== v11 ==
// axi_slave
module axi_slave #(
    parameter AXI_ID_WD   = 2,
    parameter AXI_DATA_WD = 32,
    parameter AXI_ADDR_WD = 32,
    parameter AXI_STRB_WD = 4
    )(
    input                      S_AXI_ACLK,
    input                      S_AXI_ARESETN,
    input  [AXI_ADDR_WD-1 : 0] S_AXI_AWADDR,
    input  [AXI_ID_WD-1   : 0] S_AXI_AWID,
    input  [1 : 0]             S_AXI_AWBURST,
    input  [2 : 0]             S_AXI_AWSIZE,
    input  [7 : 0]             S_AXI_AWLEN,
    input                      S_AXI_AWVALID,
    output                     S_AXI_AWREADY,
    input  [AXI_DATA_WD-1 : 0] S_AXI_WDATA,
    input  [AXI_STRB_WD-1 : 0] S_AXI_WSTRB,
    input                      S_AXI_WLAST,
    input                      S_AXI_WVALID,
    output                     S_AXI_WREADY,
    output [AXI_ID_WD-1   : 0] S_AXI_BID,
    output [1 : 0]             S_AXI_BRESP,
    output                     S_AXI_BVALID,
    input                      S_AXI_BREADY,
    input  [AXI_ADDR_WD-1 : 0] S_AXI_ARADDR,
    input  [AXI_ID_WD-1   : 0] S_AXI_ARID,
    input  [1 : 0]             S_AXI_ARBURST,
    input  [2 : 0]             S_AXI_ARSIZE,
    input  [7 : 0]             S_AXI_ARLEN,
    input                      S_AXI_ARVALID,
    output                     S_AXI_ARREADY,
    output [AXI_DATA_WD-1 : 0] S_AXI_RDATA,
    output                     S_AXI_RLAST,
    output [AXI_ID_WD-1   : 0] S_AXI_RID,
    output [1 : 0]             S_AXI_RRESP,
    output                     S_AXI_RVALID,
    input                      S_AXI_RREADY
    );
Size: roughly 4500 cells after synthesis, ~2100 flip-flops, roughly 0.086 mm² of cells after synthesis.
clock: 8.57 ns
lec_check: 0
cap_margin: 20
cell_pad_in_sites_detail_placement: 2
cell_pad_in_sites_global_placement: 4
core_margin: 2
core_utilization: 30
place_density: 0.5
slew_margin: 20
run.sh (not shown) runs the stock make flow with config.mk's settings and CLKGATE_MAP_FILE=.
v11 ran to completion and came out clean on the timing, design-rule and antenna checks.
Edits applied to the flow inputs when going from v11 to v46:
Settings: putting SETUP_SLACK_MARGIN at 2.52 where nothing was set; swapping 30 for 40 in CORE_UTILIZATION; swapping 8.57 for 11.1 in the clock period (ns, I/O delays scaled along).
--- outcome ---
- | synthesis-to-finish area growth | lower: v46 |
- v46 does better than v11 on cell area.
- Having completed the whole flow, v46 delivered a layout that passed the timing, design-rule and antenna checks.
- Going from v11 to v46, clock latency reported for the late side of the worst-skew pair lower, fraction of the core area occupied by cells at floorplan up 10 points.
- On buffering stage count on the worst path with inverters included: between v46 and v11, it ends up lower for v11.
- Going from v11 to v46, the quantity of gates resized following cts was found to have gone up by 10.
- Against v11, v46 comes in 2 lower on first-pass detailed-route iteration total.
Inputs modified between v46 and v26:
Settings: a change of CELL_PAD_IN_SITES_DETAIL_PLACEMENT from 2 to 0; a change of CORE_UTILIZATION from 40 to 64; a change of CELL_PAD_IN_SITES_GLOBAL_PLACEMENT from 4 to 1.
- The setup slack of v26 is smaller than that of v46.
- Changes observed in v26 relative to v46: clock tree cell share of total cell area decreased 0.75 points, via count of the first global-routing pass -9.2%.
- Cmp v46 and v26 / sequential share of cell area / lower: v46
- Compared v26 vs v46, and met1 layer wirelength in the final routing is down in v26.
- Looking at maximum vdd ir drop across both flows, v26 is the stronger of the two, with v46 trailing.
- Worst setup slack after placement: v26 > v46
- Looking at global-route usage, v26 sits above v46.
- [compare] base=v46 new=v26: total number of nets in the final design saw a decrease, synthesized area stayed essentially flat, final cell count lost about 15%.

========
axi_slave again, from the RTL that the note above started with.
clock: 4.76 ns
lec_check: 0
cap_margin: 10
core_margin: 2
core_utilization: 72
cts_cluster_diameter: 49
cts_cluster_size: 15
setup_slack_margin: 1.23
slew_margin: 20
tns_end_percent: 5
The baseline ran to the end with violations: negative setup slack.
Next try:
==> flow/config.mk (replaced) <==
export PLATFORM = sky130hd
export DESIGN_NAME = axi_slave
export DESIGN_NICKNAME = axi_slave
export VERILOG_FILES = /design/flow/design.v
export SDC_FILE = /design/flow/constraint.sdc
export NUM_CORES = 4
export LEC_CHECK = 0
export CAP_MARGIN = 20
export CELL_PAD_IN_SITES_DETAIL_PLACEMENT = 0
export CELL_PAD_IN_SITES_GLOBAL_PLACEMENT = 0
export CORE_MARGIN = 2
export CORE_UTILIZATION = 70
export CTS_CLUSTER_SIZE = 15
export PLACE_DENSITY = 0.5
export SLEW_MARGIN = 20
After rerunning:
- The new run finished but fails on negative setup slack
- die size rose by 2.8%
- setup slack gets better by 0.018 ns
- sequential power stays flat
- clock skew fell by 0.012 ns
- flip-flop count stays the same
- cell count grows by about 1.9%
- cell area stays flat
Next try:
--- a/flow/config.mk
+++ b/flow/config.mk
@@ -7,3 +7,3 @@
 export LEC_CHECK = 0
-export CAP_MARGIN = 20
+export CAP_MARGIN = 5
 export CELL_PAD_IN_SITES_DETAIL_PLACEMENT = 0
@@ -11,5 +11,7 @@
 export CORE_MARGIN = 2
-export CORE_UTILIZATION = 70
+export CORE_UTILIZATION = 72
+export CTS_CLUSTER_DIAMETER = 105
 export CTS_CLUSTER_SIZE = 15
-export PLACE_DENSITY = 0.5
-export SLEW_MARGIN = 20
+export HOLD_SLACK_MARGIN = -0.06
+export PLACE_DENSITY = 0.61
+export SLEW_MARGIN = 30
Result:
- The new run finished with negative setup slack left
- worst setup slack got worse by 0.044 ns
- core utilization fell by 0.38 points
- routed wire length fell by about 3.6%
- sequential cell count does not change
Next try:
--- a/flow/config.mk
+++ b/flow/config.mk
@@ -12,6 +12,4 @@
 export CORE_UTILIZATION = 72
-export CTS_CLUSTER_DIAMETER = 105
 export CTS_CLUSTER_SIZE = 15
-export HOLD_SLACK_MARGIN = -0.06
 export PLACE_DENSITY = 0.61
-export SLEW_MARGIN = 30
+export SLEW_MARGIN = 20
Effect:
- The changed run produced a layout that fails on negative setup slack
- worst hold slack gets worse by 0.0056 ns
- count of clock-buffer cells in the layout increases by 57
- combinational power hardly moves
- global-route usage grows by 0.82 points
- routed wire length grows by 3.1%
- sequential power hardly moves
- final area is higher by 2.6%
- non-clock buffer count is higher by 12
Power and IR drop assume default switching activity.
